<file path="design/flow/design.v">
`timescale 1ns / 1ps
module rotr
    #(parameter BW = 64)
    (
        input [BW - 1:0] val,     
        input [5:0] n_1,          
        input [5:0] n_2,          
        output [BW - 1:0] out
    );
    assign out = ((val >> n_1) | (val << (BW - n_1))) ^ ((val >> n_2) | (val << (BW - n_2)));
endmodule
`timescale 1ns / 1ps
module round_counter (
    input clk,               
    input load,              
    input inc,               
    output reg [3:0] dout,   
    output reg done          
);
    always @(posedge clk) begin
        if (load) begin
            dout <= 0;        
            done <= 0;
        end
        else if (inc && !done) begin
            dout <= dout + 1;        
            if (dout == 4'd11)       
                done <= 1;
        end
    end
endmodule
`timescale 1ns / 1ps
module ascon_p_serial_multiround     
     #(parameter BW = 64) (
         input clk,
         input rstn,
         input en,                        
         input en_inc,                    
         input [2:0] slice_idx,           
         input [BW-1:0] slice_in,         
         output reg [BW-1:0] slice_out,   
         output done                      
     );
    reg [BW-1:0] state [0:4];
    wire [3:0] round;
    wire [BW*5 - 1:0] next_state_w;
    always @(posedge clk or negedge rstn) begin
        if (!rstn) begin
            state[0] <= 0; state[1] <= 0; state[2] <= 0;
            state[3] <= 0; state[4] <= 0;
        end else if (en) begin
            state[slice_idx] <= slice_in;
        end 
        else if (en_inc && !done) begin
            {state[0], state[1], state[2], state[3], state[4]} <= next_state_w;
        end
    end
    wire [BW-1:0] s_rc0, s_rc1, s_rc2, s_rc3, s_rc4;
    wire [BW-1:0] s_p1_0, s_p1_1, s_p1_2, s_p1_3, s_p1_4;
    wire [BW-1:0] t0, t1, t2, t3, t4;
    wire [BW-1:0] s_p2_0, s_p2_1, s_p2_2, s_p2_3, s_p2_4;
    wire [BW-1:0] s_sub_0, s_sub_1, s_sub_2, s_sub_3, s_sub_4;
    wire [BW-1:0] s_q0, s_q1, s_q2, s_q3, s_q4;
    wire [BW-1:0] s_ld_0, s_ld_1, s_ld_2, s_ld_3, s_ld_4;
    assign s_rc0 = state[0];
    assign s_rc1 = state[1];
    assign s_rc2 = state[2] ^ {{56'd0}, (8'd240 - 8'd15 * round)};  
    assign s_rc3 = state[3];
    assign s_rc4 = state[4];
    assign s_p1_0 = s_rc0 ^ s_rc4;
    assign s_p1_4 = s_rc4 ^ s_rc3;
    assign s_p1_2 = s_rc2 ^ s_rc1;
    assign s_p1_1 = s_rc1;
    assign s_p1_3 = s_rc3;
    assign t0 = (~s_p1_0) & s_p1_1;
    assign t1 = (~s_p1_1) & s_p1_2;
    assign t2 = (~s_p1_2) & s_p1_3;
    assign t3 = (~s_p1_3) & s_p1_4;
    assign t4 = (~s_p1_4) & s_p1_0;
    assign s_p2_0 = s_p1_0 ^ t1;
    assign s_p2_1 = s_p1_1 ^ t2;
    assign s_p2_2 = s_p1_2 ^ t3;
    assign s_p2_3 = s_p1_3 ^ t4;
    assign s_p2_4 = s_p1_4 ^ t0;
    assign s_sub_1 = s_p2_1 ^ s_p2_0;
    assign s_sub_0 = s_p2_0 ^ s_p2_4;
    assign s_sub_3 = s_p2_3 ^ s_p2_2;
    assign s_sub_2 = s_p2_2 ^ {BW{1'b1}};
    assign s_sub_4 = s_p2_4;
    assign s_ld_0 = s_sub_0 ^ s_q0;
    assign s_ld_1 = s_sub_1 ^ s_q1;
    assign s_ld_2 = s_sub_2 ^ s_q2;
    assign s_ld_3 = s_sub_3 ^ s_q3;
    assign s_ld_4 = s_sub_4 ^ s_q4;
    assign next_state_w = {s_ld_0, s_ld_1, s_ld_2, s_ld_3, s_ld_4};
    reg [BW-1:0] tmp_out;
    always @(*) begin
        case (slice_idx)
            3'd0: tmp_out = state[0];
            3'd1: tmp_out = state[1];
            3'd2: tmp_out = state[2];
            3'd3: tmp_out = state[3];
            3'd4: tmp_out = state[4];
            default: tmp_out = 0;
        endcase
    end
    always @(posedge clk or negedge rstn) begin
        if (!rstn)
            slice_out <= 'd0;
        else 
            slice_out <= tmp_out;
    end
    round_counter round_ctr (
        .clk(clk),
        .load(!rstn || en),    
        .inc(en_inc),
        .dout(round),
        .done(done)
    );
    rotr ROT0(.val(s_sub_0), .n_1(19), .n_2(28), .out(s_q0));
    rotr ROT1(.val(s_sub_1), .n_1(61), .n_2(39), .out(s_q1));
    rotr ROT2(.val(s_sub_2), .n_1(1),  .n_2(6),  .out(s_q2));
    rotr ROT3(.val(s_sub_3), .n_1(10), .n_2(17), .out(s_q3));
    rotr ROT4(.val(s_sub_4), .n_1(7),  .n_2(41), .out(s_q4));
endmodule
</file>
<file path="design/flow/run.sh">
#!/bin/bash
# the make line also repeats each setting of config.mk as NAME=value (left out here)
make -C /OpenROAD-flow-scripts/flow DESIGN_CONFIG=/design/flow/config.mk WORK_HOME=/design/flow/orfs CLKGATE_MAP_FILE= finish
</file>
<file path="design/flow/config.mk">
export PLATFORM = sky130hd
export DESIGN_NAME = ascon_p_serial_multiround
export DESIGN_NICKNAME = ascon_p_serial_multiround
export VERILOG_FILES = /design/flow/design.v
export SDC_FILE = /design/flow/constraint.sdc
export NUM_CORES = 4
export LEC_CHECK = 0
export ABC_AREA = 0
export CAP_MARGIN = 20
export CELL_PAD_IN_SITES_DETAIL_PLACEMENT = 2
export CORE_MARGIN = 7
export CORE_UTILIZATION = 68
export CTS_CLUSTER_DIAMETER = 205
export CTS_CLUSTER_SIZE = 61
export GPL_ROUTABILITY_DRIVEN = 0
export HOLD_SLACK_MARGIN = 0.18
export MAX_ROUTING_LAYER = met4
export MIN_ROUTING_LAYER = met2
export PLACE_DENSITY_LB_ADDON = 0.23
export SETUP_SLACK_MARGIN = 1.06
export SLEW_MARGIN = 15
</file>
<file path="design/flow/constraint.sdc">
create_clock -name core_clock -period 4.2 [get_ports {clk}]
set_input_delay 0.8400 -clock core_clock [delete_from_list [all_inputs] [get_ports {clk}]]
set_output_delay 0.8400 -clock core_clock [all_outputs]
set_load 0.01 [all_outputs]
</file>
==> metrics.txt, run 1 <==
# HELP chip_impl_metric Flow report values
# TYPE chip_impl_metric gauge
chip_impl_metric{name="synth-seq-cells",unit=""} 389
chip_impl_metric{name="floorplan.core_area",unit="sq um"} 47500
chip_impl_metric{name="die-area",unit="sq um"} 54300
chip_impl_metric{name="number_of_cell_instances_after_yosys_synthesis",unit=""} 3699
chip_impl_metric{name="post_synth_ao_oa_area_fraction",unit=""} 0.170
chip_impl_metric{name="floorplanUtilization",unit=""} 0.686
chip_impl_metric{name="synth_adder_area_share",unit=""} 0.0620
chip_impl_info{name="flow.first_error",value="[ERROR DPL-0033] detailed placement checks failed during check placement."} 1
chip_impl_info{name="last-stage-reached",value="3_5_place_dp"} 1
chip_impl_info{name="top_cell",value="xnor2_1"} 1
chip_impl_metric{name="die_height",unit="um"} 233
chip_impl_metric{name="synthSimpleGateAreaFrac",unit=""} 0.0831
chip_impl_metric{name="synth_cell_types",unit=""} 45
chip_impl_metric{name="postSynthCellCount",unit=""} 3699
chip_impl_metric{name="ioPinCount",unit=""} 136
chip_impl_metric{name="seq_area_frac_synth",unit=""} 0.298
chip_impl_metric{name="yosysTopAreaCellShare",unit=""} 0.295
chip_impl_metric{name="postSynthNetCount",unit=""} 3919
chip_impl_metric{name="synth-xor-area-share",unit=""} 0.316
chip_impl_metric{name="post_synth_instance_area",unit="sq um"} 32600
chip_impl_info{name="dominantRegCellSynth",value="dfrtp_1"} 1
chip_impl_info{name="synth.top_cells.by_count",value="xnor2_1, dfrtp_1, nand2_1"} 1
chip_impl_metric{name="die_w",unit="um"} 233
chip_impl_info{name="leading_area_contributor_after_synthesis",value="dfrtp_1"} 1
chip_impl_metric{name="number_of_placement_rows",unit=""} 80
chip_impl_metric{name="ys_area",unit="sq um"} 32600
chip_impl_metric{name="mux_share",unit=""} 0.0323
chip_impl_metric{name="io_buffers",unit=""} 135
chip_impl_metric{name="syn-mean-instance-area",unit="sq um"} 8.82
chip_impl_info{name="netlist_logic_family_top",value="XOR/XNOR gates"} 1
chip_impl_metric{name="async_flop_share",unit=""} 0.987
chip_impl_info{name="cells_taking_the_most_area_after_synthesis",value="dfrtp_1, xnor2_1, xor2_1"} 1
chip_impl_info{name="result_of_the_run",value="aborted with a tool error"} 1
chip_impl_metric{name="ys.warnings.count",unit=""} 13
chip_impl_metric{name="synth-edff-count",unit=""} 0
==> run 2, diff against run 1 <==
Settings changed: CAP_MARGIN 20 to 25, CELL_PAD_IN_SITES_GLOBAL_PLACEMENT set to 3, CORE_ASPECT_RATIO set to 0.67, CORE_MARGIN 7 to 6, CORE_UTILIZATION 68 to 63, CTS_CLUSTER_DIAMETER 205 to 126, CTS_CLUSTER_SIZE 61 to unset, GPL_TIMING_DRIVEN set to 1, HOLD_SLACK_MARGIN 0.18 to unset, MAX_ROUTING_LAYER met4 to met5, MIN_ROUTING_LAYER met2 to unset, PLACE_DENSITY_LB_ADDON 0.23 to unset, SETUP_SLACK_MARGIN 1.06 to unset, SLEW_MARGIN 15 to 20.
Clock period 4.2 ns to 4.92 ns, I/O delays scaled along.
==> run 2 against run 1 <==
Net effect: area after synthesis did not move; die area rose by 5.9%; the flow stops in 3_1_place_gp_skip_io; synthesized cell count did not move.
==> metrics.txt, run 2 <==
# HELP chip_impl_metric Flow report values
# TYPE chip_impl_metric gauge
chip_impl_metric{name="ys_area",unit="sq um"} 32600
chip_impl_info{name="dominantRegCellSynth",value="dfrtp_1"} 1
chip_impl_info{name="result_of_the_run",value="aborted with a tool error"} 1
chip_impl_metric{name="synth-xor-area-share",unit=""} 0.316
chip_impl_metric{name="synth-seq-cells",unit=""} 389
chip_impl_metric{name="die_w",unit="um"} 290
chip_impl_info{name="netlist_logic_family_top",value="XOR/XNOR gates"} 1
chip_impl_metric{name="postSynthNetCount",unit=""} 3919
chip_impl_metric{name="post_synth_ao_oa_area_fraction",unit=""} 0.170
chip_impl_metric{name="number_of_cell_instances_after_yosys_synthesis",unit=""} 3699
chip_impl_metric{name="synth-edff-count",unit=""} 0
chip_impl_metric{name="floorplan.core_area",unit="sq um"} 50500
chip_impl_metric{name="async_flop_share",unit=""} 0.987
chip_impl_info{name="synth.top_cells.by_count",value="xnor2_1, dfrtp_1, nand2_1"} 1
chip_impl_info{name="last-stage-reached",value="3_1_place_gp_skip_io"} 1
chip_impl_metric{name="mux_share",unit=""} 0.0323
chip_impl_metric{name="seq_area_frac_synth",unit=""} 0.298
chip_impl_metric{name="yosysTopAreaCellShare",unit=""} 0.295
chip_impl_metric{name="synth_adder_area_share",unit=""} 0.0620
chip_impl_metric{name="post_synth_instance_area",unit="sq um"} 32600
chip_impl_metric{name="ys.warnings.count",unit=""} 13
chip_impl_metric{name="synth_cell_types",unit=""} 45
chip_impl_metric{name="die-area",unit="sq um"} 57500
chip_impl_metric{name="syn-mean-instance-area",unit="sq um"} 8.82
chip_impl_metric{name="number_of_placement_rows",unit=""} 67
chip_impl_info{name="cells_taking_the_most_area_after_synthesis",value="dfrtp_1, xnor2_1, xor2_1"} 1
chip_impl_metric{name="postSynthCellCount",unit=""} 3699
chip_impl_metric{name="die_height",unit="um"} 198
chip_impl_info{name="top_cell",value="xnor2_1"} 1
chip_impl_metric{name="floorplanUtilization",unit=""} 0.645
chip_impl_metric{name="synthSimpleGateAreaFrac",unit=""} 0.0831
chip_impl_info{name="flow.first_error",value="[ERROR GPL-0301] Utilization 129.090 % exceeds 100%."} 1
chip_impl_info{name="leading_area_contributor_after_synthesis",value="dfrtp_1"} 1
==> run 3, diff against run 2 <==
Settings changed: CAP_MARGIN 25 to 10, CELL_PAD_IN_SITES_DETAIL_PLACEMENT 2 to 0, CELL_PAD_IN_SITES_GLOBAL_PLACEMENT 3 to unset, CORE_ASPECT_RATIO 0.67 to unset, CORE_MARGIN 6 to 2, CORE_UTILIZATION 63 to 71, CTS_CLUSTER_DIAMETER 126 to unset, CTS_CLUSTER_SIZE set to 22, GPL_ROUTABILITY_DRIVEN 0 to unset, MAX_ROUTING_LAYER met5 to met4, PLACE_DENSITY set to 0.65, SETUP_SLACK_MARGIN set to 0.67.
Clock period 4.92 ns to 4.32 ns, I/O delays scaled along.
==> run 3 against run 2 <==
Net effect: the layout now fails its checks (max-capacitance violations, max-slew violations); area after synthesis stayed put; synthesized cell count unchanged; die area down 17%.
==> metrics.txt, run 3 <==
# HELP chip_impl_metric Flow report values
# TYPE chip_impl_metric gauge
chip_impl_metric{name="final_design_area_no_fill",unit="sq um"} 37900
chip_impl_metric{name="globalRouteTotalUtil",unit=""} 0.612
chip_impl_metric{name="clock_sink_count",unit=""} 389
chip_impl_metric{name="ys_area",unit="sq um"} 32600
chip_impl_metric{name="final_hold_violating_endpoints",unit=""} 0
chip_impl_metric{name="maximum_number_of_pins_on_one_net_before_global_route_repair",unit=""} 129
chip_impl_metric{name="postPlaceCellArea",unit="sq um"} 35200
chip_impl_info{name="reg2reg_from",value="round_ctr.dout[2]"} 1
chip_impl_metric{name="viasPerCell",unit=""} 7.24
chip_impl_metric{name="final.min_clock_period",unit="ns"} 4.05
chip_impl_metric{name="detailroute.via_count",unit=""} 32354
chip_impl_info{name="critPathKind",value="register to register"} 1
chip_impl_info{name="grt_setup_unrepaired",value="yes"} 1
chip_impl_metric{name="ys.warnings.count",unit=""} 13
chip_impl_metric{name="number_of_placement_rows",unit=""} 78
chip_impl_metric{name="mux_share",unit=""} 0.0323
chip_impl_metric{name="timing.max_cap.violations",unit=""} 2
chip_impl_metric{name="fmax",unit="GHz"} 0.247
chip_impl_metric{name="ioPinCount",unit=""} 136
chip_impl_metric{name="fin_skew",unit="ns"} 0.0298
chip_impl_metric{name="grt_pass1_vias",unit=""} 30352
chip_impl_metric{name="routed_wirelength",unit="um"} 146000
chip_impl_metric{name="postSynthNetCount",unit=""} 3919
chip_impl_metric{name="antenna_violating_nets_post_route",unit=""} 0
chip_impl_metric{name="crit_path_max_incr_delay",unit="ns"} 0.56
chip_impl_info{name="leading_area_contributor_after_synthesis",value="dfrtp_1"} 1
chip_impl_info{name="setup.worst_path.start",value="round_ctr.dout[2]"} 1
chip_impl_metric{name="worst_path_required_time",unit="ns"} 4.76
chip_impl_metric{name="grt-ovfl-total",unit=""} 0
chip_impl_metric{name="gp_congestion",unit=""} 1.25
chip_impl_info{name="failed_layout_checks",value="max-capacitance violations, max-slew violations"} 1
chip_impl_metric{name="grt_first_pass_wirelength",unit="um"} 204000
chip_impl_metric{name="critical_path_cell_count",unit=""} 17
chip_impl_metric{name="yosysTopAreaCellShare",unit=""} 0.295
chip_impl_metric{name="worstPathArrival",unit="ns"} 4.50
chip_impl_metric{name="syn-mean-instance-area",unit="sq um"} 8.82
chip_impl_metric{name="number_of_cell_instances_after_yosys_synthesis",unit=""} 3699
chip_impl_metric{name="critPathMaxFanout",unit=""} 5
chip_impl_metric{name="period_used_share",unit=""} 0.939
chip_impl_metric{name="detail_route.drc_violations",unit=""} 0
chip_impl_info{name="cells_taking_the_most_area_after_synthesis",value="dfrtp_1, xnor2_1, xor2_1"} 1
chip_impl_metric{name="fin_nets",unit=""} 4053
chip_impl_metric{name="cp_num_buf_inv",unit=""} 2
chip_impl_metric{name="max-clock-path-buffers",unit=""} 3
chip_impl_metric{name="drt-wirelength-per-cell",unit="um"} 32.6
chip_impl_metric{name="postSynthCellCount",unit=""} 3699
chip_impl_metric{name="detail_route.iter0.violations",unit=""} 6516
chip_impl_info{name="tritoncts",value="built"} 1
chip_impl_metric{name="dp.final_hpwl",unit="um"} 101000
chip_impl_info{name="worstSetupEndpoint",value="state[3][61]"} 1
chip_impl_metric{name="mi_logic_area",unit="sq um"} 22600
chip_impl_metric{name="die_w",unit="um"} 218
chip_impl_metric{name="die_height",unit="um"} 218
chip_impl_info{name="holdCritPathClass",value="input port to async pin"} 1
chip_impl_metric{name="cts.reportedPaths.clkPinSlew",unit="ns"} 0.07
chip_impl_info{name="dominantRegCellSynth",value="dfrtp_1"} 1
chip_impl_metric{name="seq_area_frac_synth",unit=""} 0.298
chip_impl_metric{name="worstMarginPinSlew",unit="ns"} 1.62
chip_impl_metric{name="rrSetupSlack",unit="ns"} 0.27
chip_impl_metric{name="io_buffers",unit=""} 135
chip_impl_metric{name="floorplan.core_area",unit="sq um"} 45400
chip_impl_metric{name="synthSimpleGateAreaFrac",unit=""} 0.0831
chip_impl_info{name="critPathLaunchType",value="register"} 1
chip_impl_metric{name="die-area",unit="sq um"} 47700
chip_impl_info{name="top_cell",value="xnor2_1"} 1
chip_impl_info{name="critical_path.reg2reg.endpoint",value="state[3][61]"} 1
chip_impl_metric{name="max_slew_violation_total_from_the_final_report",unit=""} 8
chip_impl_metric{name="sequential_cell_area",unit="sq um"} 9720
chip_impl_metric{name="drt-pass1-iter-count",unit=""} 13
chip_impl_info{name="critical-path-top-cell-by-count",value="ha_4"} 1
chip_impl_metric{name="reg2regPathDepth",unit=""} 17
chip_impl_metric{name="post_synth_ao_oa_area_fraction",unit=""} 0.170
chip_impl_info{name="netlist_logic_family_top",value="XOR/XNOR gates"} 1
chip_impl_info{name="result_of_the_run",value="complete, but fails checks"} 1
chip_impl_info{name="cts_root_buf",value="clkbuf_16"} 1
chip_impl_metric{name="floorplanUtilization",unit=""} 0.719
chip_impl_metric{name="async_flop_share",unit=""} 0.987
chip_impl_metric{name="synth-edff-count",unit=""} 0
chip_impl_metric{name="filler_cell_count_in_the_final_layout",unit=""} 2619
chip_impl_info{name="slowest_stage",value="fa_1"} 1
chip_impl_info{name="end_kind",value="register"} 1
chip_impl_metric{name="post_synth_instance_area",unit="sq um"} 32600
chip_impl_metric{name="antenna_found_initial",unit=""} 1
chip_impl_info{name="crit_family",value="adder cells"} 1
chip_impl_info{name="worstPathCellList",value="fa_1 > inv_2 > ha_4 > inv_2 > ha_4 > ha_4 > a21o_1 > a21oi_4 > o21ai_2 > xnor2_2 > ha_4 > xnor2_4 > xnor2_4 > xor2_1 > xnor2_1 > o21ai_0 > o21ai_0"} 1
chip_impl_info{name="synth.top_cells.by_count",value="xnor2_1, dfrtp_1, nand2_1"} 1
chip_impl_metric{name="relSlewSlack",unit=""} -0.0874
chip_impl_metric{name="synth-seq-cells",unit=""} 389
chip_impl_metric{name="synth-xor-area-share",unit=""} 0.316
chip_impl_metric{name="clk_latency",unit="ns"} 0.63
chip_impl_metric{name="warning_count",unit=""} 48
chip_impl_metric{name="syn2layout_area_growth",unit="%"} 16.3
chip_impl_metric{name="synth_cell_types",unit=""} 45
chip_impl_metric{name="cts_buffers",unit=""} 45
chip_impl_metric{name="setup_total_negative_slack",unit="ns"} 0
chip_impl_metric{name="ctsHtreeMaxLevel",unit=""} 2
chip_impl_metric{name="cts_hold_buf",unit=""} 0
chip_impl_metric{name="synth_adder_area_share",unit=""} 0.0620
chip_impl_metric{name="final-setup-viol-count",unit=""} 0
run 3: what timing repair did:
item / 4_1_cts / 5_1_grt
setup endpoints to repair: 53 / 53
gates resized: 55 / 58
buffers inserted: 20 / 12
pin swaps: 42 / 50
run 3: layout make-up:
cell class,instances,share of cell area
Inverter,157,0.0159
Sequential cell,389,0.256
Tap cell,600,0.0198
Antenna cell,2,0.000132
Clock buffer,59,0.0340
Clock inverter,23,0.00993
Timing Repair Buffer,260,0.0678
Multi-Input combinational cell,2980,0.596
run 3: metal layers:
layer	GRT usage	part of all wire
met4	0.496	0.12
met5	-	0
met2	0.814	0.39
met1	0.690	0.32
met3	0.299	0.18
run 3: stage by stage:
stage	std cells	util	hold slack (ns)	setup WS [ns]
global placement	4352	0.776	0.507	0.243
CTS	4454	0.823	0.373	0.425
finish	4470	0.836	0.323	0.265
floorplan	3699	-	0.490	0.669
detailed placement	4352	0.776	0.514	0.125
global route	4469	0.836	0.387	0.200
==> run 4, diff against run 3 <==
Settings changed: ABC_AREA 0 to unset, CAP_MARGIN 10 to 20, CELL_PAD_IN_SITES_DETAIL_PLACEMENT 0 to unset, CORE_UTILIZATION 71 to 15, CTS_CLUSTER_SIZE 22 to unset, GPL_TIMING_DRIVEN 1 to unset, MAX_ROUTING_LAYER met4 to unset, PLACE_DENSITY 0.65 to unset, SETUP_SLACK_MARGIN 0.67 to unset.
Clock period 4.32 ns to 4.81 ns, I/O delays scaled along.
==> run 4 against run 3 <==
Net effect: the run now finishes clean; hold slack better by 0.015 ns; critical path depth unchanged; fmax down 11%; sequential cell count unchanged; clock skew down 0.0094 ns; wire length up 12%; global-route usage down 47 points; die area rose to 4.6 times the previous value; cell area up 5.2%; critical endpoint is now state[3][60]; highest routed layer is now met5.
==> metrics.txt, run 4 <==
# HELP chip_impl_metric Flow report values
# TYPE chip_impl_metric gauge
chip_impl_metric{name="antenna_found_initial",unit=""} 7
chip_impl_metric{name="final.min_clock_period",unit="ns"} 4.57
chip_impl_metric{name="die_height",unit="um"} 470
chip_impl_info{name="top_cell",value="xnor2_1"} 1
chip_impl_info{name="critPathLaunchType",value="register"} 1
chip_impl_info{name="tritoncts",value="built"} 1
chip_impl_metric{name="die_w",unit="um"} 470
chip_impl_metric{name="globalRouteTotalUtil",unit=""} 0.144
chip_impl_metric{name="antennaDiodeCount",unit=""} 0
chip_impl_metric{name="maximum_number_of_pins_on_one_net_before_global_route_repair",unit=""} 198
chip_impl_metric{name="cts_hold_buf",unit=""} 0
chip_impl_metric{name="detail_route.drc_violations",unit=""} 0
chip_impl_metric{name="final_design_area_no_fill",unit="sq um"} 39900
chip_impl_metric{name="viasPerCell",unit=""} 4.24
chip_impl_info{name="critPathKind",value="register to register"} 1
chip_impl_metric{name="number_of_cell_instances_after_yosys_synthesis",unit=""} 3699
chip_impl_info{name="holdCritPathClass",value="input port to async pin"} 1
chip_impl_metric{name="synthSimpleGateAreaFrac",unit=""} 0.0831
chip_impl_metric{name="reg2regPathDepth",unit=""} 17
chip_impl_metric{name="final-setup-viol-count",unit=""} 0
chip_impl_metric{name="routed_wirelength",unit="um"} 164000
chip_impl_metric{name="post_synth_instance_area",unit="sq um"} 32600
chip_impl_info{name="end_kind",value="register"} 1
chip_impl_metric{name="cts.reportedPaths.clkPinSlew",unit="ns"} 0.07
chip_impl_info{name="slowest_stage",value="fa_1"} 1
chip_impl_metric{name="crit_path_max_incr_delay",unit="ns"} 0.51
chip_impl_info{name="worstSetupEndpoint",value="state[3][60]"} 1
chip_impl_metric{name="syn2layout_area_growth",unit="%"} 22.4
chip_impl_metric{name="relSlewSlack",unit=""} 0.132
chip_impl_metric{name="post_synth_ao_oa_area_fraction",unit=""} 0.170
chip_impl_metric{name="cp_num_buf_inv",unit=""} 3
chip_impl_metric{name="filler_cell_count_in_the_final_layout",unit=""} 23957
chip_impl_metric{name="cts_resized",unit=""} 0
chip_impl_metric{name="ys.warnings.count",unit=""} 13
chip_impl_metric{name="worstMarginPinSlew",unit="ns"} 1.29
chip_impl_metric{name="critical_path_cell_count",unit=""} 17
chip_impl_metric{name="seq_area_frac_synth",unit=""} 0.298
chip_impl_info{name="cells_taking_the_most_area_after_synthesis",value="dfrtp_1, xnor2_1, xor2_1"} 1
chip_impl_metric{name="postSynthCellCount",unit=""} 3699
chip_impl_info{name="grt_setup_unrepaired",value="no"} 1
chip_impl_metric{name="final_hold_violating_endpoints",unit=""} 0
chip_impl_metric{name="detailroute.via_count",unit=""} 28515
chip_impl_metric{name="worst_path_required_time",unit="ns"} 5.36
chip_impl_metric{name="floorplanUtilization",unit=""} 0.151
chip_impl_info{name="crit_family",value="adder cells"} 1
chip_impl_metric{name="postSynthNetCount",unit=""} 3919
chip_impl_metric{name="grt_pass1_vias",unit=""} 27378
chip_impl_info{name="reg2reg_from",value="round_ctr.dout[3]"} 1
chip_impl_metric{name="gp_congestion",unit=""} 1.03
chip_impl_metric{name="rrSetupSlack",unit="ns"} 0.24
chip_impl_metric{name="synth-xor-area-share",unit=""} 0.316
chip_impl_info{name="dominantRegCellSynth",value="dfrtp_1"} 1
chip_impl_metric{name="ioPinCount",unit=""} 136
chip_impl_info{name="netlist_logic_family_top",value="XOR/XNOR gates"} 1
chip_impl_metric{name="utilization",unit=""} 0.184
chip_impl_metric{name="mux_share",unit=""} 0.0323
chip_impl_metric{name="post_cts_buffers",unit=""} 0
chip_impl_metric{name="yosysTopAreaCellShare",unit=""} 0.295
chip_impl_metric{name="drt-pass1-iter-count",unit=""} 6
chip_impl_metric{name="grt-ovfl-total",unit=""} 0
chip_impl_info{name="critical-path-top-cell-by-count",value="xnor2_1"} 1
chip_impl_metric{name="drt-wirelength-per-cell",unit="um"} 24.4
chip_impl_metric{name="warning_count",unit=""} 40
chip_impl_metric{name="worstPathArrival",unit="ns"} 5.12
chip_impl_metric{name="clk_latency",unit="ns"} 0.64
chip_impl_info{name="cts_root_buf",value="clkbuf_16"} 1
chip_impl_info{name="critical_path.reg2reg.endpoint",value="state[3][60]"} 1
chip_impl_metric{name="period_used_share",unit=""} 0.950
chip_impl_metric{name="detail_route.iter0.violations",unit=""} 3288
chip_impl_info{name="result_of_the_run",value="finished clean"} 1
chip_impl_metric{name="synth-seq-cells",unit=""} 389
chip_impl_metric{name="die-area",unit="sq um"} 221000
chip_impl_metric{name="clock_sink_count",unit=""} 389
chip_impl_info{name="setup.worst_path.start",value="round_ctr.dout[3]"} 1
chip_impl_metric{name="number_of_placement_rows",unit=""} 171
chip_impl_info{name="worstPathCellList",value="inv_1 > fa_1 > fa_1 > inv_1 > ha_1 > inv_1 > ha_1 > a21o_1 > a21oi_1 > xnor2_1 > ha_1 > xnor2_1 > xnor2_1 > xor2_1 > xnor2_1 > o21ai_0 > o21ai_0"} 1
chip_impl_metric{name="fin_skew",unit="ns"} 0.0203
chip_impl_metric{name="synth-edff-count",unit=""} 0
chip_impl_info{name="synth.top_cells.by_count",value="xnor2_1, dfrtp_1, nand2_1"} 1
chip_impl_metric{name="setup_total_negative_slack",unit="ns"} 0
chip_impl_metric{name="synth_cell_types",unit=""} 45
chip_impl_metric{name="timing.max_cap.violations",unit=""} 0
chip_impl_metric{name="antenna_violating_nets_post_route",unit=""} 0
chip_impl_metric{name="critPathMaxFanout",unit=""} 5
chip_impl_metric{name="ctsHtreeMaxLevel",unit=""} 2
chip_impl_metric{name="max-clock-path-buffers",unit=""} 3
chip_impl_metric{name="io_buffers",unit=""} 135
chip_impl_metric{name="syn-mean-instance-area",unit="sq um"} 8.82
chip_impl_metric{name="floorplan.core_area",unit="sq um"} 217000
chip_impl_metric{name="max_slew_violation_total_from_the_final_report",unit=""} 0
chip_impl_metric{name="postPlaceCellArea",unit="sq um"} 38100
chip_impl_metric{name="synth_adder_area_share",unit=""} 0.0620
chip_impl_info{name="leading_area_contributor_after_synthesis",value="dfrtp_1"} 1
chip_impl_metric{name="dp.final_hpwl",unit="um"} 128000
chip_impl_metric{name="cts_buffers",unit=""} 51
chip_impl_metric{name="fin_nets",unit=""} 4050
chip_impl_metric{name="async_flop_share",unit=""} 0.987
chip_impl_metric{name="placement.setup.worst_slack",unit="ns"} 0.311
chip_impl_metric{name="fmax",unit="GHz"} 0.219
chip_impl_metric{name="grt_first_pass_wirelength",unit="um"} 226000
chip_impl_metric{name="timing.final.ws_setup",unit="ns"} 0.240
chip_impl_metric{name="ys_area",unit="sq um"} 32600
==> run 4: metrics by stage <==
stage | hold slack [ns] | instances
2_1_floorplan | 0.490 | 3699
3_3_place_gp | 0.515 | 6629
3_5_place_dp | 0.516 | 6631
4_1_cts | 0.351 | 6726
5_1_grt | 0.365 | 6726
6_report | 0.338 | 6726
==> run 4: cell type report <==
cell class,count,area [sq um],share of cell area
Timing Repair Buffer,251,2470,0.0620
Sequential cell,389,9710,0.243
Multi-Input combinational cell,2980,21800,0.546
Clock buffer,72,1500,0.0375
Tap cell,2854,3570,0.0894
Inverter,157,589,0.0148
Clock inverter,23,290,0.00727
==> run 4: routing by layer <==
| layer | vias to the layer above | global-route usage | wire length [um] |
|---|---|---|---|
| met1 | 14102 | 0.184 | 66900 |
| li1 | 12646 | - | - |
| met4 | 10 | 0.0928 | 12700 |
| met5 | - | 0 | 64 |
| met3 | 348 | 0.0256 | 13100 |
| met2 | 1409 | 0.221 | 71000 |
==> run 5, diff against run 4 <==
Settings changed: CAP_MARGIN 20 to 25, CELL_PAD_IN_SITES_DETAIL_PLACEMENT set to 1, CELL_PAD_IN_SITES_GLOBAL_PLACEMENT set to 3, CORE_ASPECT_RATIO set to 1.33, CORE_MARGIN 2 to 6, CORE_UTILIZATION 15 to 37, CTS_CLUSTER_DIAMETER set to 126, GPL_ROUTABILITY_DRIVEN set to 0, GPL_TIMING_DRIVEN set to 1, MAX_ROUTING_LAYER set to met4.
Clock period 4.81 ns to 6.37 ns, I/O delays scaled along.
==> run 5 against run 4 <==
Net effect: area after synthesis unchanged; hold slack improved by 0.21 ns; wire length increased by 3.1%; first-iteration DRC count decreased by 28%; die area decreased by 57%; highest routed layer is now met4; clock skew increased by 0.010 ns.
==> metrics.txt, run 5 <==
# HELP chip_impl_metric Flow report values
# TYPE chip_impl_metric gauge
chip_impl_metric{name="final.min_clock_period",unit="ns"} 5.05
chip_impl_metric{name="grt_first_pass_wirelength",unit="um"} 236000
chip_impl_metric{name="timing.max_cap.violations",unit=""} 0
chip_impl_metric{name="postSynthNetCount",unit=""} 3919
chip_impl_metric{name="postPlaceCellArea",unit="sq um"} 35900
chip_impl_metric{name="grt-ovfl-total",unit=""} 0
chip_impl_metric{name="syn-mean-instance-area",unit="sq um"} 8.82
chip_impl_metric{name="critical_path_cell_count",unit=""} 17
chip_impl_metric{name="synth-edff-count",unit=""} 0
chip_impl_metric{name="floorplanUtilization",unit=""} 0.374
chip_impl_metric{name="final_design_area_no_fill",unit="sq um"} 37600
chip_impl_metric{name="ioPinCount",unit=""} 136
chip_impl_metric{name="synth_cell_types",unit=""} 45
chip_impl_metric{name="warning_count",unit=""} 42
chip_impl_info{name="setup.worst_path.start",value="round_ctr.dout[2]"} 1
chip_impl_metric{name="synth-seq-cells",unit=""} 389
chip_impl_metric{name="setup_total_negative_slack",unit="ns"} 0
chip_impl_metric{name="post_cts_buffers",unit=""} 0
chip_impl_info{name="reg2reg_from",value="round_ctr.dout[2]"} 1
chip_impl_metric{name="clk_latency",unit="ns"} 0.65
chip_impl_metric{name="post_synth_instance_area",unit="sq um"} 32600
chip_impl_metric{name="ctsHtreeMaxLevel",unit=""} 2
chip_impl_info{name="critPathLaunchType",value="register"} 1
chip_impl_info{name="holdCritPathClass",value="register to register"} 1
chip_impl_info{name="crit_family",value="adder cells"} 1
chip_impl_metric{name="die_w",unit="um"} 269
chip_impl_metric{name="globalRouteTotalUtil",unit=""} 0.351
chip_impl_metric{name="reg2regPathDepth",unit=""} 17
chip_impl_metric{name="number_of_cell_instances_after_yosys_synthesis",unit=""} 3699
chip_impl_info{name="netlist_logic_family_top",value="XOR/XNOR gates"} 1
chip_impl_metric{name="drt-wirelength-per-cell",unit="um"} 33.7
chip_impl_info{name="tritoncts",value="built"} 1
chip_impl_metric{name="utilization",unit=""} 0.431
chip_impl_metric{name="period_used_share",unit=""} 0.793
chip_impl_metric{name="detailroute.via_count",unit=""} 29011
chip_impl_metric{name="cts_resized",unit=""} 0
chip_impl_metric{name="die_height",unit="um"} 354
chip_impl_metric{name="async_flop_share",unit=""} 0.987
chip_impl_metric{name="routed_wirelength",unit="um"} 169000
chip_impl_metric{name="final_hold_violating_endpoints",unit=""} 0
chip_impl_info{name="sink_of_the_worst_hold_path",value="state[2][7]"} 1
chip_impl_metric{name="cts_hold_buf",unit=""} 0
chip_impl_info{name="cells_taking_the_most_area_after_synthesis",value="dfrtp_1, xnor2_1, xor2_1"} 1
chip_impl_metric{name="critPathMaxFanout",unit=""} 6
chip_impl_metric{name="filler_cell_count_in_the_final_layout",unit=""} 10126
chip_impl_metric{name="post_synth_ao_oa_area_fraction",unit=""} 0.170
chip_impl_metric{name="ys_area",unit="sq um"} 32600
chip_impl_metric{name="cts.reportedPaths.clkPinSlew",unit="ns"} 0.06
chip_impl_metric{name="fin_skew",unit="ns"} 0.0305
chip_impl_metric{name="antenna_violating_nets_post_route",unit=""} 0
chip_impl_info{name="result_of_the_run",value="finished clean"} 1
chip_impl_metric{name="number_of_placement_rows",unit=""} 125
chip_impl_metric{name="number_of_cells_on_the_worst_hold_path",unit=""} 2
chip_impl_info{name="grt_setup_unrepaired",value="no"} 1
chip_impl_metric{name="grt_pass1_vias",unit=""} 30196
chip_impl_metric{name="die-area",unit="sq um"} 95500
chip_impl_info{name="critPathKind",value="register to register"} 1
chip_impl_metric{name="crit_path_max_incr_delay",unit="ns"} 0.84
chip_impl_metric{name="io_buffers",unit=""} 135
chip_impl_metric{name="yosysTopAreaCellShare",unit=""} 0.295
chip_impl_metric{name="detail_route.drc_violations",unit=""} 0
chip_impl_metric{name="syn2layout_area_growth",unit="%"} 15.3
chip_impl_metric{name="fin_nets",unit=""} 4045
chip_impl_info{name="dominantRegCellSynth",value="dfrtp_1"} 1
chip_impl_metric{name="postSynthCellCount",unit=""} 3699
chip_impl_info{name="critical_path.reg2reg.endpoint",value="state[3][7]"} 1
chip_impl_info{name="end_kind",value="register"} 1
chip_impl_metric{name="maximum_number_of_pins_on_one_net_before_global_route_repair",unit=""} 184
chip_impl_info{name="slowest_stage",value="xnor2_1"} 1
chip_impl_metric{name="viasPerCell",unit=""} 5.79
chip_impl_metric{name="post-place-cells",unit=""} 4912
chip_impl_info{name="top_cell",value="xnor2_1"} 1
chip_impl_metric{name="synthSimpleGateAreaFrac",unit=""} 0.0831
chip_impl_metric{name="floorplan.core_area",unit="sq um"} 87300
chip_impl_metric{name="cts_buffers",unit=""} 50
chip_impl_info{name="worstPathCellList",value="inv_1 > fa_1 > fa_1 > inv_1 > ha_1 > inv_1 > ha_1 > a21oi_1 > o21ai_2 > xnor2_1 > ha_1 > xnor2_1 > xnor2_1 > xor2_1 > xnor2_1 > o21ai_0 > o21ai_0"} 1
chip_impl_metric{name="synth_adder_area_share",unit=""} 0.0620
chip_impl_metric{name="max-clock-path-buffers",unit=""} 3
chip_impl_info{name="min-delay-start",value="state[2][7]"} 1
chip_impl_metric{name="clock_sink_count",unit=""} 389
chip_impl_metric{name="detail_route.iter0.violations",unit=""} 2356
chip_impl_metric{name="drt-pass1-iter-count",unit=""} 5
chip_impl_metric{name="ys.warnings.count",unit=""} 13
chip_impl_metric{name="worst_path_required_time",unit="ns"} 6.85
chip_impl_metric{name="dp.final_hpwl",unit="um"} 129000
chip_impl_metric{name="layout.cells.non_filler",unit=""} 5011
chip_impl_metric{name="rrSetupSlack",unit="ns"} 1.32
chip_impl_metric{name="fmax",unit="GHz"} 0.198
chip_impl_metric{name="seq_area_frac_synth",unit=""} 0.298
chip_impl_info{name="cts_root_buf",value="clkbuf_16"} 1
chip_impl_info{name="worstSetupEndpoint",value="state[3][7]"} 1
chip_impl_metric{name="final-setup-viol-count",unit=""} 0
chip_impl_info{name="leading_area_contributor_after_synthesis",value="dfrtp_1"} 1
chip_impl_metric{name="relSlewSlack",unit=""} 0.215
chip_impl_metric{name="sequential_cell_area",unit="sq um"} 9710
chip_impl_metric{name="mux_share",unit=""} 0.0323
chip_impl_metric{name="max_slew_violation_total_from_the_final_report",unit=""} 0
chip_impl_info{name="synth.top_cells.by_count",value="xnor2_1, dfrtp_1, nand2_1"} 1
chip_impl_metric{name="worstPathArrival",unit="ns"} 5.53
chip_impl_metric{name="mi_logic_area",unit="sq um"} 21800
chip_impl_metric{name="synth-xor-area-share",unit=""} 0.316
chip_impl_info{name="critical-path-top-cell-by-count",value="xnor2_1"} 1
chip_impl_metric{name="cp_num_buf_inv",unit=""} 3
chip_impl_metric{name="antenna_found_initial",unit=""} 4
chip_impl_metric{name="worstMarginPinSlew",unit="ns"} 1.17
-- run 5: per-stage QoR --
step                worst slack (ns)  hold slack [ns]
global placement                1.43            0.513
floorplan                       2.20            0.490
global route                    1.07            0.581
detailed placement              1.36            0.528
CTS                             1.34            0.541
finish                          1.32            0.544
-- run 5: final cells by class --
class / count / area share
Multi-Input combinational cell: 2980 / 0.580
Sequential cell: 389 / 0.258
Timing Repair Buffer: 247 / 0.0623
Clock buffer: 79 / 0.0410
Tap cell: 1143 / 0.0380
Inverter: 157 / 0.0157
Clock inverter: 14 / 0.00465
Antenna cell: 2 / 0.000133
-- run 5: per-layer routing --
metal	track usage	wire length, um	up-vias
met5	-	0	-
met3	0.0484	9230	390
li1	-	-	12648
met2	0.565	78700	1062
met4	0.215	13500	0
met1	0.417	67400	14911
==> run 6, diff against run 5 <==
Settings changed: CAP_MARGIN 25 to 20, CELL_PAD_IN_SITES_DETAIL_PLACEMENT 1 to unset, CELL_PAD_IN_SITES_GLOBAL_PLACEMENT 3 to unset, CORE_ASPECT_RATIO 1.33 to unset, CORE_MARGIN 6 to 2, CORE_UTILIZATION 37 to 71, CTS_CLUSTER_DIAMETER 126 to 193, CTS_CLUSTER_SIZE set to 29, GPL_ROUTABILITY_DRIVEN 0 to unset, GPL_TIMING_DRIVEN 1 to unset, PLACE_DENSITY set to 0.92.
Clock period 6.37 ns to 2.27 ns, I/O delays scaled along.
==> run 6 against run 5 <==
Net effect: the run now fails in 5_1_grt; area after synthesis unchanged; synthesized cell count unchanged; die area decreased by 50%.
==> metrics.txt, run 6 <==
# HELP chip_impl_metric Flow report values
# TYPE chip_impl_metric gauge
chip_impl_metric{name="cts_buffers",unit=""} 17
chip_impl_metric{name="seq_area_frac_synth",unit=""} 0.298
chip_impl_metric{name="mux_share",unit=""} 0.0323
chip_impl_metric{name="synth_adder_area_share",unit=""} 0.0620
chip_impl_metric{name="synth_cell_types",unit=""} 45
chip_impl_metric{name="synth-edff-count",unit=""} 0
chip_impl_metric{name="ctsHtreeMaxLevel",unit=""} 1
chip_impl_metric{name="ys.warnings.count",unit=""} 13
chip_impl_info{name="cells_taking_the_most_area_after_synthesis",value="dfrtp_1, xnor2_1, xor2_1"} 1
chip_impl_metric{name="post_synth_instance_area",unit="sq um"} 32600
chip_impl_metric{name="yosysTopAreaCellShare",unit=""} 0.295
chip_impl_info{name="cts_root_buf",value="clkbuf_16"} 1
chip_impl_metric{name="synthSimpleGateAreaFrac",unit=""} 0.0831
chip_impl_metric{name="dp.final_hpwl",unit="um"} 121000
chip_impl_metric{name="post-place-cells",unit=""} 4897
chip_impl_info{name="dominantRegCellSynth",value="dfrtp_1"} 1
chip_impl_info{name="flow.first_error",value="[ERROR GRT-0116] Global routing finished with congestion. Check the congestion regions in the DRC Viewer."} 1
chip_impl_info{name="netlist_logic_family_top",value="XOR/XNOR gates"} 1
chip_impl_metric{name="die-area",unit="sq um"} 47700
chip_impl_info{name="leading_area_contributor_after_synthesis",value="dfrtp_1"} 1
chip_impl_metric{name="die_w",unit="um"} 218
chip_impl_metric{name="synth-seq-cells",unit=""} 389
chip_impl_metric{name="syn-mean-instance-area",unit="sq um"} 8.82
chip_impl_info{name="synth.top_cells.by_count",value="xnor2_1, dfrtp_1, nand2_1"} 1
chip_impl_metric{name="grt-ovfl-total",unit=""} 3138
chip_impl_metric{name="ioPinCount",unit=""} 136
chip_impl_info{name="top_cell",value="xnor2_1"} 1
chip_impl_metric{name="postSynthNetCount",unit=""} 3919
chip_impl_metric{name="io_buffers",unit=""} 135
chip_impl_metric{name="number_of_cell_instances_after_yosys_synthesis",unit=""} 3699
chip_impl_metric{name="max-clock-path-buffers",unit=""} 3
chip_impl_metric{name="ys_area",unit="sq um"} 32600
chip_impl_metric{name="postSynthCellCount",unit=""} 3699
chip_impl_info{name="last-stage-reached",value="5_1_grt"} 1
chip_impl_info{name="result_of_the_run",value="aborted with a tool error"} 1
chip_impl_metric{name="globalRouteTotalUtil",unit=""} 1.02
chip_impl_metric{name="floorplanUtilization",unit=""} 0.719
chip_impl_metric{name="clock_sink_count",unit=""} 389
chip_impl_metric{name="synth-xor-area-share",unit=""} 0.316
chip_impl_metric{name="die_height",unit="um"} 218
chip_impl_metric{name="post_synth_ao_oa_area_fraction",unit=""} 0.170
chip_impl_metric{name="gp_congestion",unit=""} 1.40
chip_impl_metric{name="floorplan.core_area",unit="sq um"} 45400
chip_impl_metric{name="number_of_placement_rows",unit=""} 78
chip_impl_metric{name="async_flop_share",unit=""} 0.987
run 6: layer usage:
layer / GRT overflow / GRT usage
met1: 274 / 0.944
met2: 1930 / 1.17
met3: 278 / 0.916
met4: 656 / 1.06
met5: - / -
run 6: through the flow:
stage | area [sq um] | hold WS (ns) | setup slack, ns
detailed placement | 39900 | 0.403 | -1.82
CTS | 42900 | 0.275 | -1.71
global placement | 39900 | 0.390 | -1.46
floorplan | 33000 | 0.158 | -1.36
run 6: repair_timing:
item | in CTS
hold endpoints to repair | 34
pin swaps | 111
hold buffers | 1
setup endpoints to repair | 191
setup buffers | 51
resized | 332
==> run 7, diff against run 6 <==
Settings changed: CAP_MARGIN 20 to 0, CORE_UTILIZATION 71 to 66, CTS_CLUSTER_DIAMETER 193 to 49, CTS_CLUSTER_SIZE 29 to 37, MAX_ROUTING_LAYER met4 to unset, PLACE_DENSITY 0.92 to unset.
Clock period 2.27 ns to 2.65 ns, I/O delays scaled along.
==> run 7 against run 6 <==
Net effect: now fails the layout checks on negative setup slack; area after synthesis is the same; synthesized cell count unchanged; die area up 7.4%.
==> metrics.txt, run 7 <==
# HELP chip_impl_metric Flow report values
# TYPE chip_impl_metric gauge
chip_impl_metric{name="syn-mean-instance-area",unit="sq um"} 8.82
chip_impl_info{name="critical_path.reg2reg.endpoint",value="state[3][58]"} 1
chip_impl_metric{name="ys.warnings.count",unit=""} 13
chip_impl_metric{name="gp_congestion",unit=""} 1.16
chip_impl_metric{name="final_hold_violating_endpoints",unit=""} 0
chip_impl_metric{name="floorplan.core_area",unit="sq um"} 48800
chip_impl_metric{name="io_buffers",unit=""} 135
chip_impl_metric{name="groute.layer.met3.usage",unit=""} 0.294
chip_impl_metric{name="postSynthNetCount",unit=""} 3919
chip_impl_metric{name="relSlewSlack",unit=""} 0.345
chip_impl_metric{name="maximum_number_of_pins_on_one_net_before_global_route_repair",unit=""} 93
chip_impl_metric{name="number_of_cell_instances_after_yosys_synthesis",unit=""} 3699
chip_impl_metric{name="drt-pass1-iter-count",unit=""} 10
chip_impl_metric{name="utilization",unit=""} 0.845
chip_impl_metric{name="detail_route.drc_violations",unit=""} 0
chip_impl_info{name="result_of_the_run",value="complete, but fails checks"} 1
chip_impl_metric{name="period_used_share",unit=""} 1.50
chip_impl_metric{name="cts.reportedPaths.clkPinSlew",unit="ns"} 0.06
chip_impl_metric{name="synth-edff-count",unit=""} 0
chip_impl_metric{name="critPathMaxFanout",unit=""} 5
chip_impl_metric{name="detailroute.via_count",unit=""} 33777
chip_impl_metric{name="use_met2",unit=""} 0.819
chip_impl_metric{name="number_of_cells_on_the_worst_hold_path",unit=""} 3
chip_impl_info{name="holdCritPathClass",value="input port to register"} 1
chip_impl_metric{name="synth_cell_types",unit=""} 45
chip_impl_info{name="sink_of_the_worst_hold_path",value="state[1][12]"} 1
chip_impl_metric{name="synthSimpleGateAreaFrac",unit=""} 0.0831
chip_impl_metric{name="fmax",unit="GHz"} 0.251
chip_impl_metric{name="worstMarginPinSlew",unit="ns"} 0.976
chip_impl_metric{name="floorplanUtilization",unit=""} 0.668
chip_impl_metric{name="antenna_found_initial",unit=""} 2
chip_impl_metric{name="worstPathArrival",unit="ns"} 4.52
chip_impl_metric{name="critical_path_cell_count",unit=""} 16
chip_impl_info{name="leading_area_contributor_after_synthesis",value="dfrtp_1"} 1
chip_impl_metric{name="timing.final.ws_setup",unit="ns"} -1.33
chip_impl_metric{name="globalRouteTotalUtil",unit=""} 0.598
chip_impl_info{name="worstSetupEndpoint",value="state[3][58]"} 1
chip_impl_metric{name="post_synth_ao_oa_area_fraction",unit=""} 0.170
chip_impl_metric{name="warning_count",unit=""} 39
chip_impl_metric{name="max-clock-path-buffers",unit=""} 3
chip_impl_metric{name="rrSetupSlack",unit="ns"} -1.33
chip_impl_metric{name="number_of_placement_rows",unit=""} 81
chip_impl_metric{name="antenna_violating_nets_post_route",unit=""} 0
chip_impl_metric{name="postSynthCellCount",unit=""} 3699
chip_impl_metric{name="clk_latency",unit="ns"} 0.66
chip_impl_metric{name="ys_area",unit="sq um"} 32600
chip_impl_metric{name="grt_first_pass_wirelength",unit="um"} 219000
chip_impl_info{name="reg2reg_from",value="round_ctr.dout[2]"} 1
chip_impl_info{name="grt_setup_unrepaired",value="yes"} 1
chip_impl_metric{name="placement.setup.worst_slack",unit="ns"} -1.20
chip_impl_metric{name="die-area",unit="sq um"} 51200
chip_impl_info{name="dominantRegCellSynth",value="dfrtp_1"} 1
chip_impl_metric{name="cp_num_buf_inv",unit=""} 4
chip_impl_info{name="slowest_stage",value="fa_1"} 1
chip_impl_metric{name="final.min_clock_period",unit="ns"} 3.98
chip_impl_metric{name="layout.cells.non_filler",unit=""} 4914
chip_impl_info{name="cts_root_buf",value="clkbuf_16"} 1
chip_impl_metric{name="synth_adder_area_share",unit=""} 0.0620
chip_impl_metric{name="grt_pass1_vias",unit=""} 32603
chip_impl_info{name="top_cell",value="xnor2_1"} 1
chip_impl_metric{name="synth-seq-cells",unit=""} 389
chip_impl_metric{name="drt-wirelength-per-cell",unit="um"} 31.6
chip_impl_info{name="critical-path-top-cell-by-count",value="xnor2_2"} 1
chip_impl_metric{name="yosysTopAreaCellShare",unit=""} 0.295
chip_impl_info{name="synth.top_cells.by_count",value="xnor2_1, dfrtp_1, nand2_1"} 1
chip_impl_metric{name="synth-xor-area-share",unit=""} 0.316
chip_impl_metric{name="timing.max_cap.violations",unit=""} 0
chip_impl_info{name="crit_family",value="adder cells"} 1
chip_impl_metric{name="use_met1",unit=""} 0.685
chip_impl_metric{name="viasPerCell",unit=""} 6.87
chip_impl_metric{name="cts_buffers",unit=""} 51
chip_impl_metric{name="final-setup-viol-count",unit=""} 66
chip_impl_metric{name="ctsHtreeMaxLevel",unit=""} 2
chip_impl_metric{name="post-place-cells",unit=""} 4807
chip_impl_metric{name="clock_sink_count",unit=""} 389
chip_impl_info{name="critPathLaunchType",value="register"} 1
chip_impl_info{name="end_kind",value="register"} 1
chip_impl_metric{name="dp.final_hpwl",unit="um"} 112000
chip_impl_metric{name="antennaDiodeCount",unit=""} 0
chip_impl_metric{name="die_height",unit="um"} 226
chip_impl_info{name="netlist_logic_family_top",value="XOR/XNOR gates"} 1
chip_impl_info{name="min-delay-start",value="en"} 1
chip_impl_info{name="failed_layout_checks",value="negative setup slack"} 1
chip_impl_info{name="grt_most_used_layer",value="met2"} 1
chip_impl_info{name="cells_taking_the_most_area_after_synthesis",value="dfrtp_1, xnor2_1, xor2_1"} 1
chip_impl_metric{name="syn2layout_area_growth",unit="%"} 26.5
chip_impl_metric{name="async_flop_share",unit=""} 0.987
chip_impl_metric{name="routed_wirelength",unit="um"} 155000
chip_impl_metric{name="fin_nets",unit=""} 4428
chip_impl_info{name="critPathKind",value="register to register"} 1
chip_impl_metric{name="seq_area_frac_synth",unit=""} 0.298
chip_impl_metric{name="fin_skew",unit="ns"} 0.0301
chip_impl_metric{name="reg2regPathDepth",unit=""} 16
chip_impl_metric{name="worst_path_required_time",unit="ns"} 3.19
chip_impl_metric{name="die_w",unit="um"} 226
chip_impl_info{name="setup.worst_path.start",value="round_ctr.dout[2]"} 1
chip_impl_info{name="worstPathCellList",value="inv_6 > fa_2 > fa_1 > inv_2 > ha_4 > inv_2 > ha_4 > xnor2_2 > xnor2_2 > ha_2 > xor2_4 > xor2_4 > buf_4 > xnor2_2 > o21ai_1 > o21ai_0"} 1
chip_impl_metric{name="crit_path_max_incr_delay",unit="ns"} 0.53
chip_impl_metric{name="timing.hold.ws",unit="ns"} 0.380
chip_impl_metric{name="mux_share",unit=""} 0.0323
chip_impl_metric{name="post_synth_instance_area",unit="sq um"} 32600
chip_impl_metric{name="ioPinCount",unit=""} 136
chip_impl_metric{name="detail_route.iter0.violations",unit=""} 6157
chip_impl_info{name="tritoncts",value="built"} 1
chip_impl_metric{name="max_slew_violation_total_from_the_final_report",unit=""} 0
chip_impl_metric{name="grt-ovfl-total",unit=""} 0
run 7: per-stage QoR:
step	TNS, ns	instance area, sq um
finish	-60.11	41300
detailed placement	-59.68	38700
floorplan	-40.94	33000
CTS	-54.63	41000
global placement	-54.29	38700
global route	-65.13	41300
run 7: metal layers:
layer | vias up | part of all wire | routed length [um]
met1 | 15750 | 0.32 | 49400
met5 | - | 0.0016 | 245
met3 | 1197 | 0.18 | 27500
met2 | 3407 | 0.39 | 59800
met4 | 12 | 0.12 | 18100
li1 | 13411 | - | -
run 7: what timing repair did:
item / CTS / global route
hold endpoints to repair: 41 / 0
pin swaps: 52 / 32
setup buffers: 8 / 7
hold buffers: 1 / 0
endpoints found under the setup margin: 64 / 69
resized: 77 / 39
run 7: layout make-up:
type | count | area [sq um]
Sequential cell | 389 | 9720
Multi-Input combinational cell | 2980 | 22800
Tap cell | 664 | 831
Clock buffer | 57 | 1350
Fill cell | 2726 | 7560
Timing Repair Buffer | 629 | 5600
Inverter | 157 | 599
Clock inverter | 38 | 424
